==> inputs of 11-02 <==
==> flow/design.v <==
module Cfu (
    input               cmd_valid,
    output              cmd_ready,
    input      [9:0]    cmd_payload_function_id,
    input      [31:0]   cmd_payload_inputs_0,
    input      [31:0]   cmd_payload_inputs_1,
    output reg          rsp_valid,
    input               rsp_ready,
    output reg [31:0]   rsp_payload_outputs_0,
    input               reset,
    input               clk
);
    wire signed [15:0] prod_0, prod_1, prod_2, prod_3;
    assign prod_0 = ($signed(cmd_payload_inputs_0[7:0])) * $signed(cmd_payload_inputs_1[7:0]);
    assign prod_1 = ($signed(cmd_payload_inputs_0[15:8])) * $signed(cmd_payload_inputs_1[15:8]);
    assign prod_2 = ($signed(cmd_payload_inputs_0[23:16])) * $signed(cmd_payload_inputs_1[23:16]);
    assign prod_3 = ($signed(cmd_payload_inputs_0[31:24])) * $signed(cmd_payload_inputs_1[31:24]);
    wire signed [31:0] sum_prods;
    assign sum_prods = prod_0 + prod_1 + prod_2 + prod_3;
    assign cmd_ready = ~rsp_valid;   
    always @(posedge clk) begin
        if (reset) begin
            rsp_payload_outputs_0 <= 32'b0;
            rsp_valid <= 1'b0;
        end else if (rsp_valid) begin
                rsp_valid <= ~rsp_ready;
            end else if (cmd_valid) begin
                    rsp_valid <= 1'b1;
                    rsp_payload_outputs_0 <= |cmd_payload_function_id[9:3]
                        ? 32'b0
                        : rsp_payload_outputs_0 + sum_prods;
                end
            end
endmodule
==> flow/run.sh <==
#!/bin/bash
# the make line also repeats each setting of config.mk as NAME=value (left out here)
make -C /OpenROAD-flow-scripts/flow DESIGN_CONFIG=/design/flow/config.mk WORK_HOME=/design/flow/orfs CLKGATE_MAP_FILE= finish
==> flow/config.mk <==
export PLATFORM = sky130hd
export DESIGN_NAME = Cfu
export DESIGN_NICKNAME = Cfu
export VERILOG_FILES = /design/flow/design.v
export SDC_FILE = /design/flow/constraint.sdc
export NUM_CORES = 4
export LEC_CHECK = 0
export CAP_MARGIN = 20
export CORE_MARGIN = 5
export CORE_UTILIZATION = 17
export CTS_CLUSTER_DIAMETER = 222
export GPL_ROUTABILITY_DRIVEN = 0
export MAX_ROUTING_LAYER = met5
export MIN_ROUTING_LAYER = met1
export PLACE_DENSITY_LB_ADDON = 0.15
export SLEW_MARGIN = 40
==> flow/constraint.sdc <==
create_clock -name core_clock -period 19.3 [get_ports {clk}]
set_input_delay 3.8600 -clock core_clock [delete_from_list [all_inputs] [get_ports {clk}]]
set_output_delay 3.8600 -clock core_clock [all_outputs]
set_load 0.01 [all_outputs]
==> 06-18 (differences from 11-02) <==
CORE_MARGIN = 2   (was 5)
CORE_UTILIZATION = 25   (was 17)
CTS_CLUSTER_DIAMETER = 292   (was 222)
CTS_CLUSTER_SIZE = 99   (was default)
GPL_ROUTABILITY_DRIVEN = default   (was 0)
MAX_ROUTING_LAYER = default   (was met5)
MIN_ROUTING_LAYER = default   (was met1)
PLACE_DENSITY = 0.88   (was default)
PLACE_DENSITY_LB_ADDON = default   (was 0.15)
SLEW_MARGIN = 20   (was 40)
==> flow/constraint.sdc (replaced) <==
create_clock -name core_clock -period 12.0 [get_ports {clk}]
set_input_delay 2.4000 -clock core_clock [delete_from_list [all_inputs] [get_ports {clk}]]
set_output_delay 2.4000 -clock core_clock [all_outputs]
set_load 0.01 [all_outputs]
==> 03-08 (differences from 11-02) <==
CORE_MARGIN = 2   (was 5)
CORE_UTILIZATION = 71   (was 17)
CTS_CLUSTER_DIAMETER = default   (was 222)
CTS_CLUSTER_SIZE = 68   (was default)
GPL_ROUTABILITY_DRIVEN = default   (was 0)
MAX_ROUTING_LAYER = default   (was met5)
MIN_ROUTING_LAYER = default   (was met1)
PLACE_DENSITY_LB_ADDON = 0.24   (was 0.15)
SLEW_MARGIN = 20   (was 40)
==> flow/constraint.sdc (replaced) <==
create_clock -name core_clock -period 9.92 [get_ports {clk}]
set_input_delay 1.9840 -clock core_clock [delete_from_list [all_inputs] [get_ports {clk}]]
set_output_delay 1.9840 -clock core_clock [all_outputs]
set_load 0.01 [all_outputs]
==> results.toml <==
# implementation run metrics
[grt]
grt_use_total_pct = 9.38
busiest_layer = "met2"
grt_overflow_total = 0

[die]
die_area_um2 = 86900

[timing]
fin_ws_ns = 6.08

[status]
outcome = "no timing/DRC/antenna violations"

[setup_path]
crit_family = "adder cells"
slowest_stage = "clkdlybuf4s50_1"
The numbers above come from 11-02.

==> results.toml <==
# implementation run metrics
[setup_path]
crit_family = "adder cells"

[status]
outcome = "no timing/DRC/antenna violations"

[min_path]
hold_end = "rsp_payload_outputs_0[5]"

[drt]
drt.antenna.violating_nets = 0

[grt]
grt_overflow_total = 0
busiest_layer = "met2"

[die]
die_area_um2 = 57100
The numbers above come from 06-18.

==> results.toml <==
# implementation run metrics
[clocking]
cts_hold_buffers = 0

[die]
die_area_um2 = 20600

[placement]
dp.cells = 2014

[status]
stop_stage = "5_1_grt"
outcome = "did not finish"
The numbers above come from 03-08.


* * *

==> inputs of v8 <==
Starts from the design.v that is shown in full above.
make LEC_CHECK=0 CAP_MARGIN=20 CORE_MARGIN=2 CORE_UTILIZATION=68 CTS_CLUSTER_SIZE=31 SLEW_MARGIN=20 finish   # period 8.64 ns
run.sh (not shown) runs the stock make flow with config.mk's settings and CLKGATE_MAP_FILE=.
==> v38: changes against v8 <==
--- a/flow/config.mk
+++ b/flow/config.mk
@@ -7,6 +7,9 @@
 export LEC_CHECK = 0
 export CAP_MARGIN = 20
 export CORE_MARGIN = 2
-export CORE_UTILIZATION = 68
-export CTS_CLUSTER_SIZE = 31
+export CORE_UTILIZATION = 72
+export CTS_CLUSTER_DIAMETER = 388
+export CTS_CLUSTER_SIZE = 10
+export HOLD_SLACK_MARGIN = 0.3
+export PLACE_DENSITY = 0.36
 export SLEW_MARGIN = 20
==> flow/constraint.sdc (replaced) <==
create_clock -name core_clock -period 5.45 [get_ports {clk}]
set_input_delay 1.0900 -clock core_clock [delete_from_list [all_inputs] [get_ports {clk}]]
set_output_delay 1.0900 -clock core_clock [all_outputs]
set_load 0.01 [all_outputs]
==> v1: changes against v8 <==
--- a/flow/config.mk
+++ b/flow/config.mk
@@ -6,7 +6,8 @@
 export NUM_CORES = 4
 export LEC_CHECK = 0
 export CAP_MARGIN = 20
+export CORE_ASPECT_RATIO = 0.5
 export CORE_MARGIN = 2
-export CORE_UTILIZATION = 68
-export CTS_CLUSTER_SIZE = 31
+export CORE_UTILIZATION = 65
+export PLACE_DENSITY_LB_ADDON = 0.29
 export SLEW_MARGIN = 20
==> flow/constraint.sdc (replaced) <==
create_clock -name core_clock -period 12.0 [get_ports {clk}]
set_input_delay 2.4000 -clock core_clock [delete_from_list [all_inputs] [get_ports {clk}]]
set_output_delay 2.4000 -clock core_clock [all_outputs]
set_load 0.01 [all_outputs]
==> comparison table <==
Run status: v38 did not finish; v1 finished clean; v8 complete, but fails checks
Last stage reached: v38 5_1_grt; v1 -; v8 -
Reasons for failing layout checks: v38 -; v1 -; v8 negative setup slack
Routed len/inst: v38 -; v1 16.95 um; v8 20.46 um
Count of pins over their slew limit: v38 -; v1 0; v8 0
Logic cell area: v38 -; v1 11640 um2; v8 12650 um2
Antenna Nets Post-Route: v38 -; v1 0; v8 0
CP max-delay cell: v38 -; v1 sky130_fd_sc_hd__clkdlybuf4s50_1; v8 sky130_fd_sc_hd__fa_1
Final nets: v38 -; v1 2129; v8 2372
Area of the chip: v38 20280 um2; v1 22480 um2; v8 21440 um2
Final non-filler cell total: v38 -; v1 1865; v8 2105
Critical setup path kind: v38 -; v1 input port to register; v8 input port to register
Post-CTS Setup Inserts: v38 69; v1 0; v8 56
Post-CTS clock slew at the launch and capture registers of the worst setup and hold paths: v38 -; v1 0.05 ns; v8 0.06 ns
Share of the clock period used by the worst path: v38 -; v1 0.9651; v8 1.132

* * *

==> inputs of delta <==
// Cfu: RTL as listed in full above, without the edits since
make LEC_CHECK=0 CAP_MARGIN=20 CORE_MARGIN=2 CORE_UTILIZATION=40 GPL_TIMING_DRIVEN=0 HOLD_SLACK_MARGIN=0.23 MAX_ROUTING_LAYER=met4 SLEW_MARGIN=20 finish   # period 12.0 ns
==> amber (differences from delta) <==
--- a/flow/config.mk
+++ b/flow/config.mk
@@ -7,8 +7,7 @@
 export LEC_CHECK = 0
 export CAP_MARGIN = 20
 export CORE_MARGIN = 2
-export CORE_UTILIZATION = 40
-export GPL_TIMING_DRIVEN = 0
-export HOLD_SLACK_MARGIN = 0.23
-export MAX_ROUTING_LAYER = met4
+export CORE_UTILIZATION = 72
+export CTS_CLUSTER_SIZE = 40
+export PLACE_DENSITY = 0.66
 export SLEW_MARGIN = 20
==> flow/constraint.sdc (replaced) <==
create_clock -name core_clock -period 9.19 [get_ports {clk}]
set_input_delay 1.8380 -clock core_clock [delete_from_list [all_inputs] [get_ports {clk}]]
set_output_delay 1.8380 -clock core_clock [all_outputs]
set_load 0.01 [all_outputs]
==> harbor (differences from delta) <==
--- a/flow/config.mk
+++ b/flow/config.mk
@@ -7,8 +7,5 @@
 export LEC_CHECK = 0
 export CAP_MARGIN = 20
 export CORE_MARGIN = 2
-export CORE_UTILIZATION = 40
-export GPL_TIMING_DRIVEN = 0
-export HOLD_SLACK_MARGIN = 0.23
-export MAX_ROUTING_LAYER = met4
+export CORE_UTILIZATION = 63
 export SLEW_MARGIN = 20
==> flow/constraint.sdc (replaced) <==
create_clock -name core_clock -period 9.19 [get_ports {clk}]
set_input_delay 1.8380 -clock core_clock [delete_from_list [all_inputs] [get_ports {clk}]]
set_output_delay 1.8380 -clock core_clock [all_outputs]
set_load 0.01 [all_outputs]
==> run notes <==
yosys + openroad results -> status stopped before the end, Core Area 0.01877 mm², GRT Overall Usage 95.01%, die height 142.4 µm, DP HPWL 31670 µm, die width 142.4 µm, error msg [ERROR GRT-0232] Routing congestion too high. Check the congestion heatmap in the GUI., Stop stage global routing (5_1_grt), Chip Area 0.02028 mm²
(the above is from amber)
==> run notes <==
fresh numbers from the pnr run: die width 189.7 µm, crit path max-delay cell type fa_1, GRT Overall Usage 19.12%, Core Area 0.03429 mm², met1 usage 27.07%, status complete, no violations, DP HPWL 28570 µm, hold endpoint rsp_payload_outputs_0[26]
(the above is from delta)
==> run notes <==
fresh numbers from the pnr run: status complete, but fails checks, Layout Check Fails negative setup slack, DP HPWL 28350 µm, GRT Overall Usage 30.95%, Final setup viols 19, die height 152.0 µm, Final WS setup -0.6947 ns
(the above is from harbor)
